Design CPU, start of the top module:
module CPU(
    input logic clk,
    input logic rst,
    output logic [31:0] im_addr,
    input  logic [31:0] im_rdata,     
    output logic [31:0] dm_addr,
    output logic [31:0] dm_wdata,    
    output logic [3:0]  dm_web,       
    input  logic [31:0] dm_rdata      
);
clock: 6.09 ns
lec_check: 0
cap_margin: 10
core_margin: 2
core_utilization: 70
cts_cluster_diameter: 350
cts_cluster_size: 35
place_density: 0.6
setup_slack_margin: -0.34
slew_margin: 20
run.sh (not shown) runs the stock make flow with config.mk's settings and CLKGATE_MAP_FILE=.
The starting point ended with an error in global routing (5_1_grt) on GRT-0116.
Edit:
CAP_MARGIN = 20   (was 10)
CORE_UTILIZATION = 59   (was 70)
CTS_CLUSTER_DIAMETER = not set   (was 350)
CTS_CLUSTER_SIZE = not set   (was 35)
PLACE_DENSITY = not set   (was 0.6)
SETUP_SLACK_MARGIN = not set   (was -0.34)
clock period = 4.21 ns   (was 6.09 ns; I/O delays follow)
With this change the flow finished but fails on negative setup slack. Die area went up by 18%. Area after synthesis does not change. Synthesized cell count stays the same.
Edit:
CORE_UTILIZATION = 70   (was 59)
CTS_CLUSTER_SIZE = 57   (was not set)
clock period = 6.22 ns   (was 4.21 ns; I/O delays follow)
The changed run stopped in global routing (5_1_grt), error GRT-0116.
Area after synthesis stays the same.
Die area goes down by 16%.
Synthesized cell count is unchanged.
Edit:
CORE_ASPECT_RATIO = 1.01   (was not set)
CORE_UTILIZATION = 40   (was 70)
CTS_CLUSTER_SIZE = not set   (was 57)
GPL_TIMING_DRIVEN = 0   (was not set)
TNS_END_PERCENT = 80   (was not set)
clock period = 8.5 ns   (was 6.22 ns; I/O delays follow)
Outcome: Now the flow finished but failed the layout checks on negative setup slack; synthesized area stays the same; synthesized cell count does not change; die size increases by well over a third.

Starting RTL as in the previous note.
==> flow/config.mk <==
export PLATFORM = sky130hd
export DESIGN_NAME = CPU
export DESIGN_NICKNAME = CPU
export VERILOG_FILES = /design/flow/design.v
export SDC_FILE = /design/flow/constraint.sdc
export NUM_CORES = 4
export LEC_CHECK = 0
export CAP_MARGIN = 15
export CORE_MARGIN = 2
export CORE_UTILIZATION = 72
export CTS_CLUSTER_DIAMETER = 350
export CTS_CLUSTER_SIZE = 35
export PLACE_DENSITY = 0.6
export SLEW_MARGIN = 20
==> flow/constraint.sdc <==
create_clock -name core_clock -period 6.54 [get_ports {clk}]
set_input_delay 1.3080 -clock core_clock [delete_from_list [all_inputs] [get_ports {clk}]]
set_output_delay 1.3080 -clock core_clock [all_outputs]
set_load 0.01 [all_outputs]
The baseline never finished: it broke off in global routing.
Rerun with:
Settings changed: CAP_MARGIN 15 to 10, SETUP_SLACK_MARGIN set to 0.57.
Clock period 6.54 ns to 6.97 ns, I/O delays scaled along.
- The new run failed in global routing
- die area does not change
- synthesized area stays the same
- synthesized cell count does not change
Rerun with:
Settings changed: CAP_MARGIN 10 to 20, CORE_UTILIZATION 72 to 58, CTS_CLUSTER_DIAMETER 350 to not set, CTS_CLUSTER_SIZE 35 to not set, PLACE_DENSITY 0.6 to not set, SETUP_SLACK_MARGIN 0.57 to not set.
Clock period 6.97 ns to 4.43 ns, I/O delays scaled along.
After rerunning: The changed run completed and failed the layout checks on setup timing. Die size climbs by 24%. Area after synthesis is unchanged. Synthesized cell count stays the same.
Rerun with:
Settings changed: CORE_UTILIZATION 58 to 35, PLACE_DENSITY set to 0.6.
Clock period 4.43 ns to 12.5 ns, I/O delays scaled along.
What happened: This time the run completed with no timing, DRC or antenna violations; worst setup slack is better by 5600 ps; design area shrinks by 13%; total power shrinks by 67%; combinational power shrinks by 74%; global-route usage shrinks by 21 points; clock power shrinks by 63%; clock skew grows by 23 ps.

CPU again, from the RTL that the note above started with.
==> flow/config.mk <==
export PLATFORM = sky130hd
export DESIGN_NAME = CPU
export DESIGN_NICKNAME = CPU
export VERILOG_FILES = /design/flow/design.v
export SDC_FILE = /design/flow/constraint.sdc
export NUM_CORES = 4
export LEC_CHECK = 0
export CAP_MARGIN = 5
export CORE_MARGIN = 2
export CORE_UTILIZATION = 66
export CTS_CLUSTER_SIZE = 59
export SETUP_SLACK_MARGIN = -0.41
export SLEW_MARGIN = 20
==> flow/constraint.sdc <==
create_clock -name core_clock -period 5.75 [get_ports {clk}]
set_input_delay 1.1500 -clock core_clock [delete_from_list [all_inputs] [get_ports {clk}]]
set_output_delay 1.1500 -clock core_clock [all_outputs]
set_load 0.01 [all_outputs]
The first run did not get past 5_1_grt.
Then changed:
CAP_MARGIN = 20   (was 5)
CORE_UTILIZATION = 40   (was 66)
CTS_CLUSTER_SIZE = default   (was 59)
PLACE_DENSITY = 0.6   (was default)
SETUP_SLACK_MARGIN = default   (was -0.41)
clock period = 4.6 ns   (was 5.75 ns; I/O delays follow)
Effect:
- The new run ran to the end with violations: negative setup slack
- synthesized cell count stays the same
- synthesized area stays the same
- die area rises by 64%
Then changed:
CELL_PAD_IN_SITES_DETAIL_PLACEMENT = 1   (was default)
CTS_CLUSTER_DIAMETER = 323   (was default)
PLACE_DENSITY = default   (was 0.6)
PLACE_DENSITY_LB_ADDON = 0.13   (was default)
clock period = 4.71 ns   (was 4.6 ns; I/O delays follow)
Outcome: The changed run completed, yet does not pass: negative setup slack; cell area rose by 1.8%; core utilization rises by 0.94 points; via count went up by 2.6%; clock power stays flat; sequential cell count is unchanged; register-to-register slack gets better by 0.06 ns; sequential power hardly moves; first-iteration DRC count decreases by 8.4%; clock-buffer cell count went down by 4.
Then changed:
CELL_PAD_IN_SITES_DETAIL_PLACEMENT = default   (was 1)
CORE_UTILIZATION = 61   (was 40)
CTS_CLUSTER_DIAMETER = default   (was 323)
PLACE_DENSITY_LB_ADDON = default   (was 0.13)
SETUP_SLACK_MARGIN = 1.16   (was default)
TNS_END_PERCENT = 5   (was default)
clock period = 4.43 ns   (was 4.71 ns; I/O delays follow)
- The new run completed, yet does not pass: negative setup slack
- maximum frequency decreases by about 6%
- routed wire length rises by about 3.4%
- clock skew increases by 0.021 ns
- sequential power rose by about 5%
- die size drops by about 34%
- power came out higher by about 5.7%
- setup slack degrades by 0.67 ns
Then changed:
CORE_UTILIZATION = 40   (was 61)
SETUP_SLACK_MARGIN = 1.59   (was 1.16)
TNS_END_PERCENT = 80   (was 5)
clock period = 8.5 ns   (was 4.43 ns; I/O delays follow)
Effect: The changed run completed with no timing, DRC or antenna violations; hold slack loses 0.014 ns; register-to-register slack gets better by 3.9 ns; final cell count goes down by about 3.4%; die size rose by 52%; worst setup slack is better by 3.9 ns; core utilization fell by 33 points; combinational power shrinks by about 60%.
Then changed:
CORE_UTILIZATION = 59   (was 40)
CTS_CLUSTER_DIAMETER = 365   (was default)
PLACE_DENSITY = 0.6   (was default)
SETUP_SLACK_MARGIN = 1.32   (was 1.59)
TNS_END_PERCENT = default   (was 80)
clock period = 5.83 ns   (was 8.5 ns; I/O delays follow)
The new run finished but failed the layout checks on negative setup slack; synthesized cell count is unchanged; non-clock buffer count rises by 809; wire length rises by about 8%; sequential power rises by about 44%; final cell count falls by 1.3%; worst hold slack gets better by 0.023 ns.

== v38 ==
CPU again, from the RTL that the note above started with.
==> flow/design.v (excerpt) <==
module CPU(
    input logic clk,
    input logic rst,
    output logic [31:0] im_addr,
    input  logic [31:0] im_rdata,     
    output logic [31:0] dm_addr,
    output logic [31:0] dm_wdata,    
    output logic [3:0]  dm_web,       
    input  logic [31:0] dm_rdata      
);
clock: 5.68 ns
lec_check: 0
abc_area: 0
cap_margin: 20
core_margin: 2
core_utilization: 72
cts_cluster_diameter: 357
cts_cluster_size: 100
place_density: 0.6
slew_margin: 20
tns_end_percent: 10
5_1_grt: v38 exited with error
Edits applied to the flow inputs when going from v38 to v16:
- ABC_AREA: 0 -> unset
- CTS_CLUSTER_DIAMETER: 357 -> unset
- CORE_UTILIZATION: 72 -> 58
- TNS_END_PERCENT: 10 -> unset
- the clock period (ns, I/O delays scaled along): 5.68 -> 5.39
### Flow results
Taking v16 as 1.0, v38 lands at 0.899 on die height. Looking only at count of H-tree levels built during CTS, and setting everything else aside, the higher value of v16 and v38 goes to v16. From v38 to v16 the numbers moved as follows: quantity of gates resized following cts shrank by 26%, mean post-synth cell area has remained practically unchanged, chip area estimate from yosys synthesis has remained practically unchanged, total clock sinks closely matched the old numbers. Diff v38 -> v16 | floorplan core area | up by more than a quarter. The flow completed for v16, but it is not clean: the layout still shows negative setup slack. Final weighted congestion in routability-driven placement for v16: about 5% down relative to v38. The run showing the smaller total number of placement rows is v38. For half-perimeter wire length after placement, dividing the value from v38 by the value from v16 gives 1.2.

## try-onyx
CPU again, from the RTL that the note above started with.
Settings: LEC_CHECK=0, ABC_AREA=0, CAP_MARGIN=25, CELL_PAD_IN_SITES_DETAIL_PLACEMENT=1, CELL_PAD_IN_SITES_GLOBAL_PLACEMENT=0, CORE_ASPECT_RATIO=1.36, CORE_MARGIN=10, CORE_UTILIZATION=40, CTS_CLUSTER_DIAMETER=65, CTS_CLUSTER_SIZE=90, GPL_ROUTABILITY_DRIVEN=1, GPL_TIMING_DRIVEN=1, HOLD_SLACK_MARGIN=0.22, MAX_ROUTING_LAYER=met4, MIN_ROUTING_LAYER=met2, PLACE_DENSITY_LB_ADDON=0.0, SETUP_SLACK_MARGIN=2.2, SLEW_MARGIN=15; clock period 14.3 ns.
try-onyx reached the end of the flow, and the finished layout is clean on the timing, design-rule and antenna checks.
[inputs] try-pepper vs try-onyx
==> flow/config.mk <==
export PLATFORM = sky130hd
export DESIGN_NAME = CPU
export DESIGN_NICKNAME = CPU
export VERILOG_FILES = /design/flow/design.v
export SDC_FILE = /design/flow/constraint.sdc
export NUM_CORES = 4
export LEC_CHECK = 0
export ABC_AREA = 0
export CAP_MARGIN = 20
export CELL_PAD_IN_SITES_GLOBAL_PLACEMENT = 0
export CORE_MARGIN = 3
export CORE_UTILIZATION = 69
export CTS_CLUSTER_SIZE = 37
export GPL_ROUTABILITY_DRIVEN = 1
export GPL_TIMING_DRIVEN = 1
export HOLD_SLACK_MARGIN = 0.28
export MAX_ROUTING_LAYER = met5
export PLACE_DENSITY_LB_ADDON = 0.0
export SETUP_SLACK_MARGIN = 0.93
export SLEW_MARGIN = 20
==> flow/constraint.sdc <==
create_clock -name core_clock -period 6.18 [get_ports {clk}]
set_input_delay 1.2360 -clock core_clock [delete_from_list [all_inputs] [get_ports {clk}]]
set_output_delay 1.2360 -clock core_clock [all_outputs]
set_load 0.01 [all_outputs]
- Higher quantity of gates resized following cts was reported by try-pepper, not try-onyx.
- Cmp try-pepper and try-onyx / die extent in y / higher: try-onyx
- Comparing try-onyx against try-pepper, there is no change at all in synthesized instance count.
- try-pepper: it failed with a tool error in 5_1_grt, so there are no final results.
- Chip area delta for try-pepper relative to try-onyx: about 45% lower
- Compared with try-onyx, try-pepper shows number of H-tree branching levels higher by 1.
The inputs of try-xenon differ from those of try-pepper as listed below.
==> flow/config.mk <==
export PLATFORM = sky130hd
export DESIGN_NAME = CPU
export DESIGN_NICKNAME = CPU
export VERILOG_FILES = /design/flow/design.v
export SDC_FILE = /design/flow/constraint.sdc
export NUM_CORES = 4
export LEC_CHECK = 0
export CAP_MARGIN = 20
export CORE_MARGIN = 2
export CORE_UTILIZATION = 60
export CTS_CLUSTER_DIAMETER = 361
export PLACE_DENSITY_LB_ADDON = 0.0
export SETUP_SLACK_MARGIN = 1.32
export SLEW_MARGIN = 20
export TNS_END_PERCENT = 5
==> flow/constraint.sdc <==
create_clock -name core_clock -period 4.59 [get_ports {clk}]
set_input_delay 0.9180 -clock core_clock [delete_from_list [all_inputs] [get_ports {clk}]]
set_output_delay 0.9180 -clock core_clock [all_outputs]
set_load 0.01 [all_outputs]
Findings:
Completing all stages was not enough for try-xenon: its layout failed the final checks because of setup timing.
From try-xenon to try-pepper, I/O pin count did not move at all.
[compare] base=try-pepper new=try-xenon: mux contribution to synthesized area roughly the same, x dimension of the die saw an increase, chip area estimate from yosys synthesis flat, area of the placeable core moved up.
try-xenon: total setup buffers inserted after CTS higher than try-pepper
Inputs modified between try-xenon and try-zinc:
==> flow/config.mk <==
export PLATFORM = sky130hd
export DESIGN_NAME = CPU
export DESIGN_NICKNAME = CPU
export VERILOG_FILES = /design/flow/design.v
export SDC_FILE = /design/flow/constraint.sdc
export NUM_CORES = 4
export LEC_CHECK = 0
export CAP_MARGIN = 20
export CORE_MARGIN = 2
export CORE_UTILIZATION = 40
export PLACE_DENSITY = 0.6
export SLEW_MARGIN = 20
==> flow/constraint.sdc <==
create_clock -name core_clock -period 7.98 [get_ports {clk}]
set_input_delay 1.5960 -clock core_clock [delete_from_list [all_inputs] [get_ports {clk}]]
set_output_delay 1.5960 -clock core_clock [all_outputs]
set_load 0.01 [all_outputs]
--- outcome ---
- Sort try-xenon and try-zinc by clock distribution power, descending, and try-xenon comes first.
- When the final numbers for try-xenon and try-zinc were put side by side, the met1 capacity usage during global routing turned out to be greater in try-xenon.
- try-zinc vs try-xenon — net total in the final layout dropped about 17%.
- Going from try-xenon to try-zinc, the global-route usage was found to have gone down by 24 points.
- NOTE: power density normalized to cell area in try-zinc falls short of that of try-xenon
- try-xenon has higher first-pass GRT wire length than try-zinc.
- [try-xenon] flow finished | final checks: failed | reasons: setup timing
- try-zinc completed; timing, DRC and antenna clean
- In try-zinc, transition at the pin with the smallest max-transition slack is higher than in try-xenon.
- Utilization, try-xenon and try-zinc: lower on try-zinc
Here is what was changed in the inputs of try-amber compared with try-zinc.
diff --git a/flow/config.mk b/flow/config.mk
--- a/flow/config.mk
+++ b/flow/config.mk
@@ -8,5 +8,6 @@
 export CAP_MARGIN = 20
 export CORE_MARGIN = 2
-export CORE_UTILIZATION = 40
-export PLACE_DENSITY = 0.6
+export CORE_UTILIZATION = 60
+export CTS_CLUSTER_SIZE = 59
+export SETUP_SLACK_MARGIN = -0.41
 export SLEW_MARGIN = 20
==> flow/constraint.sdc <==
create_clock -name core_clock -period 4.43 [get_ports {clk}]
set_input_delay 0.8860 -clock core_clock [delete_from_list [all_inputs] [get_ports {clk}]]
set_output_delay 0.8860 -clock core_clock [all_outputs]
set_load 0.01 [all_outputs]
[summary]
In try-amber the cell depth of the worst flop-to-flop path turned out 1 higher than in try-zinc. The run showing the smaller transition time at the pin with the least slew margin is try-amber. Share of the core filled with cells sits higher in try-amber than in try-zinc. try-amber vs try-zinc — flop share of the area dropped 4.6 points. try-amber ended up with a higher hold slack than try-zinc did. Of the two values seen for end of the critical path, IF_PC[30]$_DFFE_PP0N_ was produced by try-zinc and IF_PC[6]$_DFFE_PP0N_ by try-amber. Against try-zinc as the reference, try-amber delivers a higher clock power. Status try-amber: flow complete, layout not clean - setup timing. As far as sequential-to-total area share from yosys stat goes, try-amber and try-zinc are indistinguishable; the numbers are identical. Looking at cell type of the slowest stage on the worst timing path, the sky130_fd_sc_hd__o32ai_1 result is from try-zinc; the sky130_fd_sc_hd__o211ai_1 one comes from try-amber. Sequential fraction of design power, try-zinc and try-amber: larger value in try-zinc. Die footprint improves in try-amber relative to try-zinc.
--- input diff try-amber..try-yarrow ---
diff --git a/flow/config.mk b/flow/config.mk
--- a/flow/config.mk
+++ b/flow/config.mk
@@ -8,6 +8,6 @@
 export CAP_MARGIN = 20
 export CORE_MARGIN = 2
-export CORE_UTILIZATION = 60
-export CTS_CLUSTER_SIZE = 59
-export SETUP_SLACK_MARGIN = -0.41
+export CORE_UTILIZATION = 72
+export CTS_CLUSTER_DIAMETER = 97
+export CTS_CLUSTER_SIZE = 60
 export SLEW_MARGIN = 20
==> flow/constraint.sdc <==
create_clock -name core_clock -period 4.21 [get_ports {clk}]
set_input_delay 0.8420 -clock core_clock [delete_from_list [all_inputs] [get_ports {clk}]]
set_output_delay 0.8420 -clock core_clock [all_outputs]
set_load 0.01 [all_outputs]
Findings:
- For try-yarrow, the flow was terminated by a tool error in 5_1_grt and produced no final design.
- The area share of fa/ha/maj cells after synthesis was comparable across try-amber and try-yarrow.
- Comparing try-amber against try-yarrow, there is no change at all in synthesized cell count.
- Maximum level of the CTS H-tree in try-yarrow is 2 below try-amber.
- Area after synthesis: try-amber vs try-yarrow identical
- Sort try-amber and try-yarrow by horizontal die dimension, descending, and try-amber comes first.
- [diff] setup slack at placement, try-yarrow relative to try-amber: regression
- Number of buffers on the longest clock path of try-yarrow is on par with try-amber.
- try-yarrow vs. try-amber: vertical die dimension now sits lower; fraction of registers with async set/reset stayed essentially flat.
- Of try-amber and try-yarrow, the higher count of placed standard cells including taps belongs to try-amber.
Power and IR drop assume default switching activity.
